==> flow/design.v (excerpt) <==
module convolution(clk, reset, start, x, y, z, done, mem_rd_adr, mem_rd_data, out_we, out_adr, out_data);
For scale: about 210 I/O pins.
Settings: LEC_CHECK=0, CAP_MARGIN=20, CELL_PAD_IN_SITES_GLOBAL_PLACEMENT=3, CORE_ASPECT_RATIO=1.74, CORE_MARGIN=5, CORE_UTILIZATION=17, CTS_CLUSTER_SIZE=68, GPL_ROUTABILITY_DRIVEN=1, GPL_TIMING_DRIVEN=0, MAX_ROUTING_LAYER=met5, MIN_ROUTING_LAYER=met1, SETUP_SLACK_MARGIN=0.34, SLEW_MARGIN=35, TNS_END_PERCENT=5; clock period 12.4 ns.
run.sh (not shown) runs the stock make flow with config.mk's settings and CLKGATE_MAP_FILE=.
Change:
- CELL_PAD_IN_SITES_GLOBAL_PLACEMENT: 3 -> not set
- CORE_ASPECT_RATIO: 1.74 -> not set
- CORE_MARGIN: 5 -> 2
- CORE_UTILIZATION: 17 -> 70
- CTS_CLUSTER_SIZE: 68 -> 37
- GPL_ROUTABILITY_DRIVEN: 1 -> not set
- GPL_TIMING_DRIVEN: 0 -> not set
- MAX_ROUTING_LAYER: met5 -> not set
- MIN_ROUTING_LAYER: met1 -> not set
- PLACE_DENSITY_LB_ADDON: not set -> 0.0
- SETUP_SLACK_MARGIN: 0.34 -> not set
- SLEW_MARGIN: 35 -> 20
- TNS_END_PERCENT: 5 -> not set
- clock period: 12.4 -> 4.62 ns (I/O delays scaled with it)
After rerunning:
- This time the run produced a layout that fails on negative setup slack
- synthesized area stays the same
- sequential share of layout area rose by 2.6 points
- clock power rose by well over a third
- cell area fell by a few percent
Change:
- CORE_UTILIZATION: 70 -> 46
- CTS_CLUSTER_SIZE: 37 -> not set
- PLACE_DENSITY_LB_ADDON: 0.0 -> not set
- clock period: 4.62 -> 7.61 ns (I/O delays scaled with it)
What happened: Now the flow completed with no timing, DRC or antenna violations; worst setup slack improves by 3.0 ns; global-route usage drops by 17 points; final area decreases by 1.8%; utilization falls by 30 points; cell count is higher by 8.6%; non-clock buffer count came out lower by 230.
Change:
- CORE_UTILIZATION: 46 -> 72
- CTS_CLUSTER_SIZE: not set -> 63
- HOLD_SLACK_MARGIN: not set -> 0.27
- PLACE_DENSITY_LB_ADDON: not set -> 0.0
- clock period: 7.61 -> 6.32 ns (I/O delays scaled with it)
After rerunning: Now the flow completed, yet does not pass: negative setup slack; via count goes up by 12%; design area goes up by 1.5%; non-clock buffer count goes up by 210; worst setup slack degrades by 1.4 ns; power goes up by 19%; utilization goes up by 31 points; register-to-register slack degrades by 1.4 ns; fmax goes down by 1.6%; combinational power goes up by 28%; clock skew goes up by 0.012 ns; synthesized cell count does not change.
Change:
- CAP_MARGIN: 20 -> 40
- CELL_PAD_IN_SITES_DETAIL_PLACEMENT: not set -> 0
- CELL_PAD_IN_SITES_GLOBAL_PLACEMENT: not set -> 3
- CORE_ASPECT_RATIO: not set -> 0.66
- CORE_UTILIZATION: 72 -> 44
- CTS_CLUSTER_DIAMETER: not set -> 87
- CTS_CLUSTER_SIZE: 63 -> not set
- GPL_ROUTABILITY_DRIVEN: not set -> 1
- HOLD_SLACK_MARGIN: 0.27 -> not set
- MIN_ROUTING_LAYER: not set -> met2
- PLACE_DENSITY_LB_ADDON: 0.0 -> 0.18
- SETUP_SLACK_MARGIN: not set -> 1.61
- clock period: 6.32 -> 11.6 ns (I/O delays scaled with it)
=> Now the flow finished with timing, DRC and antenna clean; clock power drops by well over a third; global-route usage fell by 5.5 points; total power falls by well over a third; routed wire length fell by a few percent.

---

convolution again, from the RTL that the note above started with.
Settings: LEC_CHECK=0, ABC_AREA=1, CAP_MARGIN=20, CORE_MARGIN=2, CORE_UTILIZATION=72, CTS_CLUSTER_SIZE=63, HOLD_SLACK_MARGIN=0.27, PLACE_DENSITY_LB_ADDON=0.27, SLEW_MARGIN=20; clock period 5.26 ns.
The first run completed and failed the layout checks on setup timing.
Next try:
- ABC_AREA: 1 -> unset
- CORE_UTILIZATION: 72 -> 40
- CTS_CLUSTER_SIZE: 63 -> unset
- HOLD_SLACK_MARGIN: 0.27 -> unset
- PLACE_DENSITY_LB_ADDON: 0.27 -> unset
- SETUP_SLACK_MARGIN: unset -> -0.44
- clock period: 5.26 -> 8.27 ns (I/O delays scaled with it)
After rerunning:
- Now the flow went through all stages and came out clean
- critical path depth fell by 6
- worst hold slack gets better by 0.022 ns
- area after synthesis is lower by 1.3%
- cell count is lower by 25%
Next try:
- CORE_UTILIZATION: 40 -> 70
- CTS_CLUSTER_SIZE: unset -> 77
- HOLD_SLACK_MARGIN: unset -> 0.27
- PLACE_DENSITY_LB_ADDON: unset -> 0.0
- SETUP_SLACK_MARGIN: -0.44 -> 1.33
- TNS_END_PERCENT: unset -> 5
- clock period: 8.27 -> 4.64 ns (I/O delays scaled with it)
What happened:
- Now the flow ran to the end with violations: setup timing
- first-iteration DRC count went up by about 55%
- flip-flop count stays the same
- non-clock buffer count went up by 296
- wire length went up by 13%
- maximum frequency went up by about 9%
- synthesized area does not change
- worst hold slack is better by 0.010 ns
- total power went up by 76%
- global-route usage went up by 19 points
Next try:
- ABC_AREA: unset -> 1
- CORE_UTILIZATION: 70 -> 63
- CTS_CLUSTER_SIZE: 77 -> 97
- HOLD_SLACK_MARGIN: 0.27 -> unset
- PLACE_DENSITY_LB_ADDON: 0.0 -> unset
- SETUP_SLACK_MARGIN: 1.33 -> unset
- TNS_END_PERCENT: 5 -> unset
- clock period: 4.64 -> 4.59 ns (I/O delays scaled with it)
The changed run completed, yet does not pass: setup timing.
Power rose by a few percent.
Via count goes up by a quarter to a third.
Clock skew grows by 0.0031 ns.
Core utilization drops by 8.1 points.
Clock power stays flat.
Non-clock buffer count increases by 102.
No activity file was given, so power comes from the tool's default toggle rates.
